==> trial 65 <==
Design ARM, start of the top module:
module ARM(
	input clk, rst,
	output [32 - 1:0] imem_addr,
	input [32 - 1:0] imem_data,
	output [32 - 1:0] dmem_addr,
	output [32 - 1:0] dmem_wdata,
	output dmem_read,
	output dmem_write,
	input [32 - 1:0] dmem_rdata,
	input dmem_ready
);
Settings: LEC_CHECK=0, CAP_MARGIN=25, CELL_PAD_IN_SITES_GLOBAL_PLACEMENT=0, CORE_MARGIN=2, CORE_UTILIZATION=72, CTS_CLUSTER_DIAMETER=29, CTS_CLUSTER_SIZE=25, PLACE_DENSITY_LB_ADDON=0.01, SETUP_SLACK_MARGIN=3.53, SLEW_MARGIN=20; clock period 22.3 ns.
run.sh (not shown) runs the stock make flow with config.mk's settings and CLKGATE_MAP_FILE=.
==> trial 68 (differences from trial 65) <==
Settings changed: CAP_MARGIN 25 to 20, CELL_PAD_IN_SITES_GLOBAL_PLACEMENT 0 to default, CORE_UTILIZATION 72 to 50, CTS_CLUSTER_DIAMETER 29 to default, CTS_CLUSTER_SIZE 25 to default, PLACE_DENSITY_LB_ADDON 0.01 to default, SETUP_SLACK_MARGIN 3.53 to -1.02, TNS_END_PERCENT from default to 40.
==> flow/constraint.sdc (replaced) <==
create_clock -name core_clock -period 11.0 [get_ports {clk}]
set_input_delay 2.2000 -clock core_clock [delete_from_list [all_inputs] [get_ports {clk}]]
set_output_delay 2.2000 -clock core_clock [all_outputs]
set_load 0.01 [all_outputs]
==> metrics.yaml <==
status:
  status: "finished with violations"
  so.violations: "negative setup slack"
place:
  dp.cells: 9696
  placedInstanceArea_um2: 72010
floorplanning:
  fp_util_pct: 50.44
  core_area_um2: 116400
final_timing:
  setup_viol_count_final: 4
  timing.final.ws_setup_ns: -2.951
# the run above: trial 68

==> metrics.yaml <==
floorplanning:
  core_area_um2: 80680
  chipArea_um2: 83820
  fp_util_pct: 72.75
status:
  lastStage: "global routing"
  error_line: "[ERROR GRT-0116] Global routing finished with congestion. Check the congestion regions in the DRC Viewer."
  status: "aborted with a tool error"
place:
  placedInstanceArea_um2: 61390
  dp.cells: 7973
synthesis:
  yosysUniqueCellTypes: 124
  synth.comb.largest_family: "AND-OR/OR-AND gates"
global_route:
  grt_util_met3_pct: 76.23
clocking:
  cts-htree-levels: 4
  clock_sinks: 899
# the run above: trial 65


---

==> inputs of job 7426 <==
Starting RTL as in the previous note.
## ARM
module ARM(
	input clk, rst,
	output [32 - 1:0] imem_addr,
	input [32 - 1:0] imem_data,
	output [32 - 1:0] dmem_addr,
	output [32 - 1:0] dmem_wdata,
	output dmem_read,
	output dmem_write,
	input [32 - 1:0] dmem_rdata,
	input dmem_ready
);
==> flow/config.mk <==
export PLATFORM = sky130hd
export DESIGN_NAME = ARM
export DESIGN_NICKNAME = ARM
export VERILOG_FILES = /design/flow/design.v
export SDC_FILE = /design/flow/constraint.sdc
export NUM_CORES = 4
export LEC_CHECK = 0
export ABC_AREA = 1
export CAP_MARGIN = 20
export CORE_MARGIN = 2
export CORE_UTILIZATION = 72
export CTS_CLUSTER_DIAMETER = 362
export CTS_CLUSTER_SIZE = 31
export HOLD_SLACK_MARGIN = 0.3
export PLACE_DENSITY_LB_ADDON = 0.01
export SETUP_SLACK_MARGIN = 3.59
export SLEW_MARGIN = 20
==> flow/constraint.sdc <==
create_clock -name core_clock -period 13.4 [get_ports {clk}]
set_input_delay 2.6800 -clock core_clock [delete_from_list [all_inputs] [get_ports {clk}]]
set_output_delay 2.6800 -clock core_clock [all_outputs]
set_load 0.01 [all_outputs]
==> inputs of job 9045, as changes to job 7426 <==
==> flow/config.mk (replaced) <==
export PLATFORM = sky130hd
export DESIGN_NAME = ARM
export DESIGN_NICKNAME = ARM
export VERILOG_FILES = /design/flow/design.v
export SDC_FILE = /design/flow/constraint.sdc
export NUM_CORES = 4
export LEC_CHECK = 0
export CAP_MARGIN = 20
export CELL_PAD_IN_SITES_GLOBAL_PLACEMENT = 0
export CORE_MARGIN = 2
export CORE_UTILIZATION = 57
export CTS_CLUSTER_DIAMETER = 380
export CTS_CLUSTER_SIZE = 15
export PLACE_DENSITY_LB_ADDON = 0.1
export SETUP_SLACK_MARGIN = -0.52
export SLEW_MARGIN = 20
export TNS_END_PERCENT = 5
==> flow/constraint.sdc (replaced) <==
create_clock -name core_clock -period 15.4 [get_ports {clk}]
set_input_delay 3.0800 -clock core_clock [delete_from_list [all_inputs] [get_ports {clk}]]
set_output_delay 3.0800 -clock core_clock [all_outputs]
set_load 0.01 [all_outputs]
==> inputs of job 2889, as changes to job 7426 <==
==> flow/config.mk (replaced) <==
export PLATFORM = sky130hd
export DESIGN_NAME = ARM
export DESIGN_NICKNAME = ARM
export VERILOG_FILES = /design/flow/design.v
export SDC_FILE = /design/flow/constraint.sdc
export NUM_CORES = 4
export LEC_CHECK = 0
export CAP_MARGIN = 20
export CELL_PAD_IN_SITES_GLOBAL_PLACEMENT = 3
export CORE_MARGIN = 3
export CORE_UTILIZATION = 26
export CTS_CLUSTER_DIAMETER = 51
export HOLD_SLACK_MARGIN = 0.26
export MAX_ROUTING_LAYER = met4
export PLACE_DENSITY_LB_ADDON = 0.06
export SETUP_SLACK_MARGIN = -0.52
export SLEW_MARGIN = 5
==> flow/constraint.sdc (replaced) <==
create_clock -name core_clock -period 12.9 [get_ports {clk}]
set_input_delay 2.5800 -clock core_clock [delete_from_list [all_inputs] [get_ports {clk}]]
set_output_delay 2.5800 -clock core_clock [all_outputs]
set_load 0.01 [all_outputs]
==> deck_impl_summary.md <==
Implementation Results

Run status
  • Run status: failed layout checks
  • Layout check failures: negative setup slack

Synthesis
  • Mapped Nets: 7336
  • Netlist Area Pre-Place: 58700 µm²

GRT
  • Total global-route track usage: 0.559

STA
  • Worst path setup slack after routing: -0.839 ns
  • Setup violation total in the final timing report: 4

Die
  • Chip width: approximately 320 µm
That was job 9045.
==> deck_impl_summary.md <==
Implementation Results

Run status
  • Run status: failed layout checks
  • Layout check failures: negative setup slack

STA
  • Setup violation total in the final timing report: 4
  • Worst path setup slack after routing: -2.05 ns

Drt
  • DR vias/cell: 5.63

Synthesis
  • Netlist Area Pre-Place: 58700 µm²
That was job 2889.
==> deck_impl_summary.md <==
Key Metrics from the Run

Run status
  • Stage where the run ended: 5_1_grt
  • First error line in the log: [ERROR GRT-0232] Routing congestion too high. Check the congestion heatmap in the GUI.
  • Run status: stopped before the end

Synthesis
  • Netlist Area Pre-Place: 59500 µm²
  • Mapped Nets: 8781

Die
  • Chip width: 291 µm

Placed design
  • Worst slack, placed: -0.246 ns

GRT
  • Total global-route track usage: 0.880
That was job 7426.
